== v22 ==
// ddr2_test
module ddr2_test
	(
	input  wire          clk,
	input  wire          reset,
	input  wire          writes_en,
	input  wire          reads_en,
	input  wire          calib_done, 
	output reg           ib_re,
	input  wire [31:0]   ib_data,
	input  wire [7:0]    ib_count,  
	input  wire          ib_valid,
	input  wire          ib_empty,
	output reg           ob_we,
	output reg  [31:0]   ob_data,
	input  wire [9:0]    ob_count,
	output reg           p0_rd_en_o, 
	input  wire          p0_rd_empty,
	input  wire [31:0]   p0_rd_data,
	input  wire          p0_cmd_full,
	output reg           p0_cmd_en,
	output reg  [2:0]    p0_cmd_instr,
	output reg  [29:0]   p0_cmd_byte_addr,
	output wire [5:0]    p0_cmd_bl_o, 
	input  wire          p0_wr_full,
	output reg           p0_wr_en,
	output reg  [31:0]   p0_wr_data,
	output wire [3:0]    p0_wr_mask,
	output reg [26:0]		MEMORY_COUNT  
	);
localparam FIFO_SIZE      = 1024;
localparam BURST_LEN      = 10;   
wire        rd_fifo_afull;
  ...
==> flow/config.mk <==
export PLATFORM = sky130hd
export DESIGN_NAME = ddr2_test
export DESIGN_NICKNAME = ddr2_test
export VERILOG_FILES = /design/flow/design.v
export SDC_FILE = /design/flow/constraint.sdc
export NUM_CORES = 4
export LEC_CHECK = 0
export CAP_MARGIN = 30
export CORE_MARGIN = 2
export CORE_UTILIZATION = 40
export SLEW_MARGIN = 20
==> flow/constraint.sdc <==
create_clock -name core_clock -period 3.4 [get_ports {clk}]
set_input_delay 0.6800 -clock core_clock [delete_from_list [all_inputs] [get_ports {clk}]]
set_output_delay 0.6800 -clock core_clock [all_outputs]
set_load 0.01 [all_outputs]
run.sh (not shown) runs the stock make flow with config.mk's settings and CLKGATE_MAP_FILE=.
v22 finished every step from synthesis to the final layout, and the layout passed the timing, DRC and antenna checks.
What v12 does differently from v22 at the input level:
diff --git a/flow/config.mk b/flow/config.mk
--- a/flow/config.mk
+++ b/flow/config.mk
@@ -7,5 +7,6 @@
 export LEC_CHECK = 0
-export CAP_MARGIN = 30
+export CAP_MARGIN = 20
 export CORE_MARGIN = 2
-export CORE_UTILIZATION = 40
+export CORE_UTILIZATION = 56
+export SETUP_SLACK_MARGIN = 0.35
 export SLEW_MARGIN = 20
==> flow/constraint.sdc <==
create_clock -name core_clock -period 1.35 [get_ports {clk}]
set_input_delay 0.2700 -clock core_clock [delete_from_list [all_inputs] [get_ports {clk}]]
set_output_delay 0.2700 -clock core_clock [all_outputs]
set_load 0.01 [all_outputs]
[summary]
Of v22 and v12, only v22 finishes the flow clean. v22 → v12: total cell area at the placement stage now larger; floorplan die width decreased about 15%; number of standard cells after synthesis did not really move; post-placement setup slack went down by 1.43 ns. Diff v22 -> v12 | fraction of the core area occupied by cells at floorplan | increase of 16 points.
Input changes introduced in v14 (baseline for comparison: v12):
diff --git a/flow/config.mk b/flow/config.mk
--- a/flow/config.mk
+++ b/flow/config.mk
@@ -9,4 +9,5 @@
 export CORE_MARGIN = 2
-export CORE_UTILIZATION = 56
-export SETUP_SLACK_MARGIN = 0.35
+export CORE_UTILIZATION = 70
+export CTS_CLUSTER_SIZE = 31
+export PLACE_DENSITY = 0.6
 export SLEW_MARGIN = 20
==> flow/constraint.sdc <==
create_clock -name core_clock -period 1.46 [get_ports {clk}]
set_input_delay 0.2920 -clock core_clock [delete_from_list [all_inputs] [get_ports {clk}]]
set_output_delay 0.2920 -clock core_clock [all_outputs]
set_load 0.01 [all_outputs]
--- outcome ---
- FAIL for each of v12 and v14
- v14 is listed as incomplete: the tool reported an error in 3_5_place_dp and the run ended there.
- From v12 to v14 the numbers moved as follows: horizontal die size saw a decrease; full die area saw a decrease; standard cell core area saw a decrease; number of rows in the core area saw a decrease; initial core utilization saw an increase.
- Chip area from the yosys synthesis statistics across v12 and v14: no real change.

ddr2_test again, from the RTL that the note above started with.
==> flow/config.mk <==
export PLATFORM = sky130hd
export DESIGN_NAME = ddr2_test
export DESIGN_NICKNAME = ddr2_test
export VERILOG_FILES = /design/flow/design.v
export SDC_FILE = /design/flow/constraint.sdc
export NUM_CORES = 4
export LEC_CHECK = 0
export ABC_AREA = 1
export CAP_MARGIN = 30
export CELL_PAD_IN_SITES_DETAIL_PLACEMENT = 1
export CORE_ASPECT_RATIO = 0.97
export CORE_MARGIN = 8
export CORE_UTILIZATION = 30
export CTS_CLUSTER_DIAMETER = 297
export CTS_CLUSTER_SIZE = 39
export GPL_ROUTABILITY_DRIVEN = 0
export GPL_TIMING_DRIVEN = 0
export MAX_ROUTING_LAYER = met5
export SETUP_SLACK_MARGIN = -0.07
export SLEW_MARGIN = 5
export TNS_END_PERCENT = 15
==> flow/constraint.sdc <==
create_clock -name core_clock -period 3.4 [get_ports {clk}]
set_input_delay 0.6800 -clock core_clock [delete_from_list [all_inputs] [get_ports {clk}]]
set_output_delay 0.6800 -clock core_clock [all_outputs]
set_load 0.01 [all_outputs]
Rerun with:
Settings changed: CAP_MARGIN 30 to 20, CELL_PAD_IN_SITES_DETAIL_PLACEMENT 1 to unset, CORE_ASPECT_RATIO 0.97 to unset, CORE_MARGIN 8 to 2, CORE_UTILIZATION 30 to 45, CTS_CLUSTER_DIAMETER 297 to unset, CTS_CLUSTER_SIZE 39 to unset, GPL_ROUTABILITY_DRIVEN 0 to unset, GPL_TIMING_DRIVEN 0 to unset, MAX_ROUTING_LAYER met5 to unset, PLACE_DENSITY set to 0.6, SETUP_SLACK_MARGIN -0.07 to unset, SLEW_MARGIN 5 to 20, TNS_END_PERCENT 15 to unset.
Clock period 3.4 ns to 1.07 ns, I/O delays scaled along.
Now the flow ran to the end with violations: setup timing.
Final cell count goes up by 7.9%.
Power goes up to 3.2 times its value.
Routed wire length goes up by 1.3%.
Die size goes down by 41%.
Clock skew goes down by 0.0086 ns.
Global-route usage goes up by 10 points.
Rerun with:
Settings changed: ABC_AREA 1 to unset, CORE_UTILIZATION 45 to 40.
Clock period 1.07 ns to 2.43 ns, I/O delays scaled along.
With this change the flow passed the timing, DRC and antenna checks.
Wire length falls by about 32%.
Count of clock-buffer cells in the layout is unchanged.
Final area falls by about 27%.
Power falls by 57%.
Clock power falls by about 60%.
Hold slack gets better by 0.28 ns.
Final cell count falls by 28%.
Critical path depth falls by 4.
Setup slack gets better by 0.72 ns.
Clock skew barely changes.
Utilization falls by 26 points.
Rerun with:
Settings changed: PLACE_DENSITY 0.6 to unset, SETUP_SLACK_MARGIN set to 0.25.
Clock period 2.43 ns to 1.35 ns, I/O delays scaled along.
After rerunning: The changed run ran to the end with violations: setup timing; routed wire length is higher by 38%; via count came out higher by 23%; die area is unchanged.
Rerun with:
Settings changed: CORE_UTILIZATION 40 to 56, SETUP_SLACK_MARGIN 0.25 to -0.13.
Outcome: The changed run died in global routing; synthesized cell count stays the same; synthesized area does not change; die area decreases by 28%.

Starting RTL as in the previous note.
Settings: LEC_CHECK=0, ABC_AREA=1, CAP_MARGIN=20, CORE_MARGIN=2, CORE_UTILIZATION=60, CTS_CLUSTER_SIZE=98, PLACE_DENSITY=0.6, SLEW_MARGIN=20, TNS_END_PERCENT=20; clock period 1.07 ns.
The starting point failed in global routing on GRT-0116.
Next try:
--- a/flow/config.mk
+++ b/flow/config.mk
@@ -8 +7,0 @@
-export ABC_AREA = 1
@@ -11,2 +10 @@
-export CORE_UTILIZATION = 60
-export CTS_CLUSTER_SIZE = 98
+export CORE_UTILIZATION = 51
@@ -15 +12,0 @@
-export TNS_END_PERCENT = 20
==> flow/constraint.sdc (replaced) <==
create_clock -name core_clock -period 2.43 [get_ports {clk}]
set_input_delay 0.4860 -clock core_clock [delete_from_list [all_inputs] [get_ports {clk}]]
set_output_delay 0.4860 -clock core_clock [all_outputs]
set_load 0.01 [all_outputs]
The new run produced a clean layout. Area after synthesis decreases by 4.9%. Die size went up by 11%. Synthesized cell count goes down by 22%.
Next try:
--- a/flow/config.mk
+++ b/flow/config.mk
@@ -10,2 +10 @@
-export CORE_UTILIZATION = 51
-export PLACE_DENSITY = 0.6
+export CORE_UTILIZATION = 64
==> flow/constraint.sdc (replaced) <==
create_clock -name core_clock -period 1.69 [get_ports {clk}]
set_input_delay 0.3380 -clock core_clock [delete_from_list [all_inputs] [get_ports {clk}]]
set_output_delay 0.3380 -clock core_clock [all_outputs]
set_load 0.01 [all_outputs]
What happened: This time the run failed in clock tree synthesis; die area shrinks by 20%; area after synthesis stays the same; synthesized cell count is unchanged.

== wip/umber ==
Starting RTL as in the previous note.
Settings: LEC_CHECK=0, CAP_MARGIN=20, CORE_MARGIN=2, CORE_UTILIZATION=72, CTS_CLUSTER_SIZE=37, PLACE_DENSITY_LB_ADDON=0.01, SLEW_MARGIN=20; clock period 2.47 ns.
Flow for wip/umber halted at global routing (5_1_grt), error code GRT-0232.
Input changes introduced in wip/indigo (baseline for comparison: wip/umber):
diff --git a/flow/config.mk b/flow/config.mk
--- a/flow/config.mk
+++ b/flow/config.mk
@@ -7,2 +7,3 @@
 export LEC_CHECK = 0
+export ABC_AREA = 1
 export CAP_MARGIN = 20
@@ -10,3 +11,4 @@
 export CORE_UTILIZATION = 72
-export CTS_CLUSTER_SIZE = 37
+export CTS_CLUSTER_DIAMETER = 203
+export CTS_CLUSTER_SIZE = 31
 export PLACE_DENSITY_LB_ADDON = 0.01
==> flow/constraint.sdc <==
create_clock -name core_clock -period 1.33 [get_ports {clk}]
set_input_delay 0.2660 -clock core_clock [delete_from_list [all_inputs] [get_ports {clk}]]
set_output_delay 0.2660 -clock core_clock [all_outputs]
set_load 0.01 [all_outputs]
==> comparison <==
Post-synthesis cell count from yosys (lower): wip/umber. Relative to wip/umber, the total die size of wip/indigo is higher by 620 µm². In wip/indigo the mux contribution to synthesized area turned out 3.5 points lower than in wip/umber. In terms of adder-cell area share of the yosys netlist, wip/indigo and wip/umber differ only marginally. In the tables for wip/indigo and wip/umber, mean instance size in the synthesized netlist reads lower with wip/indigo. Re synthesized netlist cell count: wip/umber was lower than wip/indigo. Diff wip/umber -> wip/indigo: number of placement rows rose by 2.6%; register area share after synthesis fell by 2.7 points. Reported for wip/indigo and wip/umber, fraction of synthesis flops using an asynchronous set or reset pin turned out identical to the last digit. global placement (3_3_place_gp): wip/indigo exited with error.
Here is what was changed in the inputs of wip/violet compared with wip/indigo.
==> flow/config.mk <==
export PLATFORM = sky130hd
export DESIGN_NAME = ddr2_test
export DESIGN_NICKNAME = ddr2_test
export VERILOG_FILES = /design/flow/design.v
export SDC_FILE = /design/flow/constraint.sdc
export NUM_CORES = 4
export LEC_CHECK = 0
export CAP_MARGIN = 20
export CORE_MARGIN = 2
export CORE_UTILIZATION = 40
export SETUP_SLACK_MARGIN = 0.36
export SLEW_MARGIN = 20
==> flow/constraint.sdc <==
create_clock -name core_clock -period 1.35 [get_ports {clk}]
set_input_delay 0.2700 -clock core_clock [delete_from_list [all_inputs] [get_ports {clk}]]
set_output_delay 0.2700 -clock core_clock [all_outputs]
set_load 0.01 [all_outputs]
Notes after the runs:
- As for a clean layout from wip/violet and wip/indigo, there is none.
- global placement (3_3_place_gp): wip/indigo exited with error
- Comparing wip/violet and wip/indigo, share of cell area taken by muxes after synthesis is higher on wip/violet.
- wip/violet: area after synthesis 4.9% below wip/indigo
- The core footprint in wip/indigo is 0.59 times that in wip/violet.
- In wip/violet relative to wip/indigo, width of the die had gone up by more than a quarter.
- wip/indigo → wip/violet: site row count now sits higher, arithmetic-cell share of the synthesized area counting full adders, half adders and majority gates now sits at about the same level, xor-xnor portion of the synthesized cell area picked up an extra 5.9 points, post-synthesis instance total went down 237, area fraction in and, or, nand and nor cells after synthesis shows a reduction of 6.8 points.
- Yosys-reported design area after synthesis in wip/violet is about 5% lower than in wip/indigo
What wip/maple does differently from wip/violet at the input level:
diff --git a/flow/config.mk b/flow/config.mk
--- a/flow/config.mk
+++ b/flow/config.mk
@@ -8,5 +8,10 @@
 export CAP_MARGIN = 20
+export CELL_PAD_IN_SITES_DETAIL_PLACEMENT = 2
+export CORE_ASPECT_RATIO = 0.53
 export CORE_MARGIN = 2
 export CORE_UTILIZATION = 40
-export SETUP_SLACK_MARGIN = 0.36
+export CTS_CLUSTER_DIAMETER = 156
+export GPL_ROUTABILITY_DRIVEN = 1
+export PLACE_DENSITY_LB_ADDON = 0.1
+export SETUP_SLACK_MARGIN = -0.02
 export SLEW_MARGIN = 20
Notes after the runs:
wip/maple: DPL-0033 in detailed placement (3_5_place_dp) -> run aborted
[compare] base=wip/violet new=wip/maple: die width rose about 36%, area of the synthesized netlist per yosys stat about even, die area about even.
Here is what was changed in the inputs of wip/cedar compared with wip/maple.
==> flow/config.mk <==
export PLATFORM = sky130hd
export DESIGN_NAME = ddr2_test
export DESIGN_NICKNAME = ddr2_test
export VERILOG_FILES = /design/flow/design.v
export SDC_FILE = /design/flow/constraint.sdc
export NUM_CORES = 4
export LEC_CHECK = 0
export CAP_MARGIN = 20
export CORE_MARGIN = 2
export CORE_UTILIZATION = 40
export PLACE_DENSITY = 0.6
export SLEW_MARGIN = 20
==> flow/constraint.sdc <==
create_clock -name core_clock -period 3.0 [get_ports {clk}]
set_input_delay 0.6000 -clock core_clock [delete_from_list [all_inputs] [get_ports {clk}]]
set_output_delay 0.6000 -clock core_clock [all_outputs]
set_load 0.01 [all_outputs]
### Flow results
- Looking at width of the die, wip/cedar sits below wip/maple.
- Looking only at placeable core area, and setting everything else aside, the lower value of wip/cedar and wip/maple goes to wip/cedar.
- Per the comparison of wip/cedar with wip/maple, post-synth tally of flip-flops with integrated enable barely changed, total cell area reported by yosys after synthesis barely changed.
- Count of port buffers added during placement: wip/cedar vs wip/maple — no meaningful difference
- Delta (wip/cedar minus wip/maple): die height shows an increase of about 36%, site row count shows an increase of 14, overall chip area shows no meaningful change, floorplan-stage core utilization shows an increase of 0.20 points.
- Across wip/maple and wip/cedar, a clean result was obtained everywhere but in wip/maple.
Power is estimated from default activity; no workload was simulated.
